==> run Y: inputs <==
==> flow/design.v <==
module datapath #(parameter P_WIDTH=32)(
	input [P_WIDTH-1:0] input_a,
	input [P_WIDTH-1:0] input_b,
	input clk,
	input rst,
	output [P_WIDTH-1:0] out
	);
wire [P_WIDTH-1:0] mult_result;
wire [P_WIDTH-1:0] adder_out;
reg [P_WIDTH-1:0] adder_out_reg;
assign mult_result = input_a * input_b;
assign adder_out  = adder_out_reg + mult_result;
assign out = adder_out_reg;
always @(posedge clk)
 if (rst ==1) 
	adder_out_reg <= adder_out;
 else
	adder_out_reg <= 0;
endmodule
module controller #(parameter P_ADDR_WIDTH=8, parameter P_COUNT=100)(
	input clk,
	input rst,
	output reg out_rst,
	output reg ce_0,
	output reg ce_1,
	output reg we_0,
	output reg we_1,
	input  [P_ADDR_WIDTH-1:0] cjob_offset,
	output [P_ADDR_WIDTH-1:0] address_0,
	output [P_ADDR_WIDTH-1:0] address_1,
	input fin_buf_empty,
	output reg fin_rd_en,
	input fout_buf_full,
	output reg fout_wr_en,
	output reg cjob_load_en,
	output reg cjob_out_en
);
parameter IDLE= 7'b0000001,JOB_LOAD= 7'b0000010,  PREP=7'b0000100, PROCESSING = 7'b0001000, WRITE_BACK=7'b0010000, WAIT_Q=7'b0100000, WRITE_Q=7'b1000000;
reg [6:0] curr_state;
reg [6:0] next_state;
reg [P_ADDR_WIDTH-1:0] counter;
reg [P_ADDR_WIDTH-1:0] offset;
always @(curr_state,fin_buf_empty,counter,fout_buf_full)
begin
	next_state=5'b00000;
	case (curr_state)	
		IDLE:
			if(!fin_buf_empty)
				next_state=IDLE;
			else
				next_state=JOB_LOAD;
		JOB_LOAD:
			next_state=PREP;
		PREP:
			next_state=PROCESSING;
		PROCESSING:
			if(counter<P_COUNT-1+offset)			
				next_state = PROCESSING;
			else
				next_state = WRITE_BACK;
		WRITE_BACK:
			next_state=WAIT_Q;
		WAIT_Q:
			if(!fout_buf_full)
				next_state=WAIT_Q;
			else
				next_state=WRITE_Q;
		WRITE_Q:
			next_state=IDLE;
		default:
			next_state=IDLE;
	endcase
end
always @(posedge clk)       
begin
	if(rst==1)
		curr_state <= IDLE;
	else
		curr_state <= next_state;
end
always @(posedge clk)       
begin
	case(curr_state)
		IDLE:	begin
			out_rst<=0;
			ce_0<=0;
			ce_1<=0;
			we_0<=0;
			we_1<=0;
			counter <= 0;
			fin_rd_en<=0;
			fout_wr_en<=0;
			cjob_load_en<=0;
			cjob_out_en<=0;
			offset<=0;
			end
		JOB_LOAD:
			begin
			fin_rd_en<=1;
			cjob_load_en<=1;
			end
		PREP:
			begin
			fin_rd_en<=0;
			ce_0<=1;
			ce_1<=1;
			we_0<=0;
			we_1<=0;
			cjob_load_en<=0;
			counter<=cjob_offset;
			offset<=cjob_offset;
			end
		PROCESSING:
			begin
			cjob_load_en<=0;
			out_rst<=1;
			counter<= counter+1;
			end
		WRITE_BACK:
			begin
			ce_1<=0;
			we_0<=1;
			counter<=counter+P_COUNT;
			end
		WAIT_Q:
			begin
			ce_0<=0;
			counter<=0;
			cjob_out_en<=1;
			end
		WRITE_Q:
			begin
			fout_wr_en<=1;
			cjob_out_en<=1;
			end
		default:
			begin
			end
	endcase
end
assign address_0 = counter<<2;
assign address_1 = (counter+P_COUNT)<<2;
endmodule
module cjob_register #(parameter P_ADDR_WIDTH=16)
(
	input clk,
	input rst,
	input load,
	input out_en,
	input [(3+2+16)-1:0] data_in,
	output reg [(3+2+16)-1:0] data_out
);
reg [(3+2+16)-1:0] current_job;
always @(posedge clk) begin
	if(rst) begin
		data_out = 0;
		current_job = 0;
	end
	else begin
		if (load) current_job = data_in;
		if(out_en) data_out = current_job;
    end
end
endmodule
module dot_product (
	input ap_clk,
	input ap_rst,
	output [16-1:0]  	memory_Addr_A,
	output 						memory_EN_A,
	output 						memory_WEN_A,
	output [32-1:0]	memory_Din_A,
	input  [32-1:0] 	memory_Dout_A,
	output [16-1:0]  	memory_Addr_B,
	output 						memory_EN_B,
	output 						memory_WEN_B,
	output [32-1:0]	memory_Din_B,
	input  [32-1:0] 	memory_Dout_B,
	input 						fifo_in_empty_n,
	input  [(3+2+16)-1:0]	fifo_in_dout,
	output 						fifo_in_read,
	input 						fifo_out_full_n,
	output 						fifo_out_write,
	output [(3+2+16)-1:0]	fifo_out_din
);
	wire 						internal_rst;
	wire 						cjob_load_en;
	wire 						cjob_out_en;
	wire [16-1:0] 		job_offset;
datapath #(32) dp(
	.input_a(memory_Dout_A), 
	.input_b(memory_Dout_B), 
	.clk(ap_clk), 
	.rst(internal_rst), 
	.out(memory_Din_A)
);
controller #(16, 100) ctrl(
	.clk(ap_clk),
	.rst(ap_rst),
	.out_rst(internal_rst),
	.ce_0(memory_EN_A),
	.ce_1(memory_EN_B),
	.we_0(memory_WEN_A),
	.we_1(memory_WEN_B),
	.cjob_offset(job_offset),
	.address_0(memory_Addr_A),
	.address_1(memory_Addr_B),
	.fin_buf_empty(fifo_in_empty_n),
	.fin_rd_en(fifo_in_read),
	.fout_buf_full(fifo_out_full_n),
	.fout_wr_en(fifo_out_write),
	.cjob_load_en(cjob_load_en),
	.cjob_out_en(cjob_out_en)
);
cjob_register cjob_reg(
	.clk(ap_clk),
	.rst(ap_rst),
	.load(cjob_load_en),
	.out_en(cjob_out_en),
	.data_in(fifo_in_dout),
	.data_out(fifo_out_din)
);
assign job_offset = fifo_in_dout[16-1:0];
assign memory_Din_B = 0;
endmodule
==> flow/run.sh <==
#!/bin/bash
# the make line also repeats each setting of config.mk as NAME=value (left out here)
make -C /OpenROAD-flow-scripts/flow DESIGN_CONFIG=/design/flow/config.mk WORK_HOME=/design/flow/orfs CLKGATE_MAP_FILE= finish
==> flow/config.mk <==
export PLATFORM = sky130hd
export DESIGN_NAME = dot_product
export DESIGN_NICKNAME = dot_product
export VERILOG_FILES = /design/flow/design.v
export SDC_FILE = /design/flow/constraint.sdc
export NUM_CORES = 4
export LEC_CHECK = 0
export ABC_AREA = 1
export CAP_MARGIN = 20
export CORE_MARGIN = 2
export CORE_UTILIZATION = 40
export CTS_CLUSTER_DIAMETER = 235
export CTS_CLUSTER_SIZE = 98
export PLACE_DENSITY_LB_ADDON = 0.05
export SETUP_SLACK_MARGIN = -0.77
export SLEW_MARGIN = 20
==> flow/constraint.sdc <==
create_clock -name core_clock -period 8.0 [get_ports {ap_clk}]
set_input_delay 1.6000 -clock core_clock [delete_from_list [all_inputs] [get_ports {ap_clk}]]
set_output_delay 1.6000 -clock core_clock [all_outputs]
set_load 0.01 [all_outputs]
==> run D (differences from run Y) <==
--- a/flow/config.mk
+++ b/flow/config.mk
@@ -9,8 +9,6 @@
 export CAP_MARGIN = 20
+export CORE_ASPECT_RATIO = 1.07
 export CORE_MARGIN = 2
 export CORE_UTILIZATION = 40
-export CTS_CLUSTER_DIAMETER = 235
-export CTS_CLUSTER_SIZE = 98
-export PLACE_DENSITY_LB_ADDON = 0.05
-export SETUP_SLACK_MARGIN = -0.77
+export HOLD_SLACK_MARGIN = 0.04
 export SLEW_MARGIN = 20
==> flow_metrics.env <==
# physical design summary
export IMPL_status="no timing/DRC/antenna violations"
export IMPL_die_h_um=255
export IMPL_wl_mm=69.9
export IMPL_fmax_ghz=0.128
export IMPL_clk_insertion_delay_late_ps=450
# the run above: run D

==> flow_metrics.env <==
# physical design summary
export IMPL_status="failed layout checks"
export IMPL_so_faults="negative setup slack"
export IMPL_cts_resized=0
export IMPL_setup_ws_ps=-119
export IMPL_drc=0
export IMPL_clk_insertion_delay_late_ps=430
export IMPL_grt_busiest_layer="met2"
export IMPL_fmax_ghz=0.123
export IMPL_final_setup_viol_count=5
export IMPL_wl_mm=68.7
export IMPL_largest_cell_class="combinational gates"
# the run above: run Y

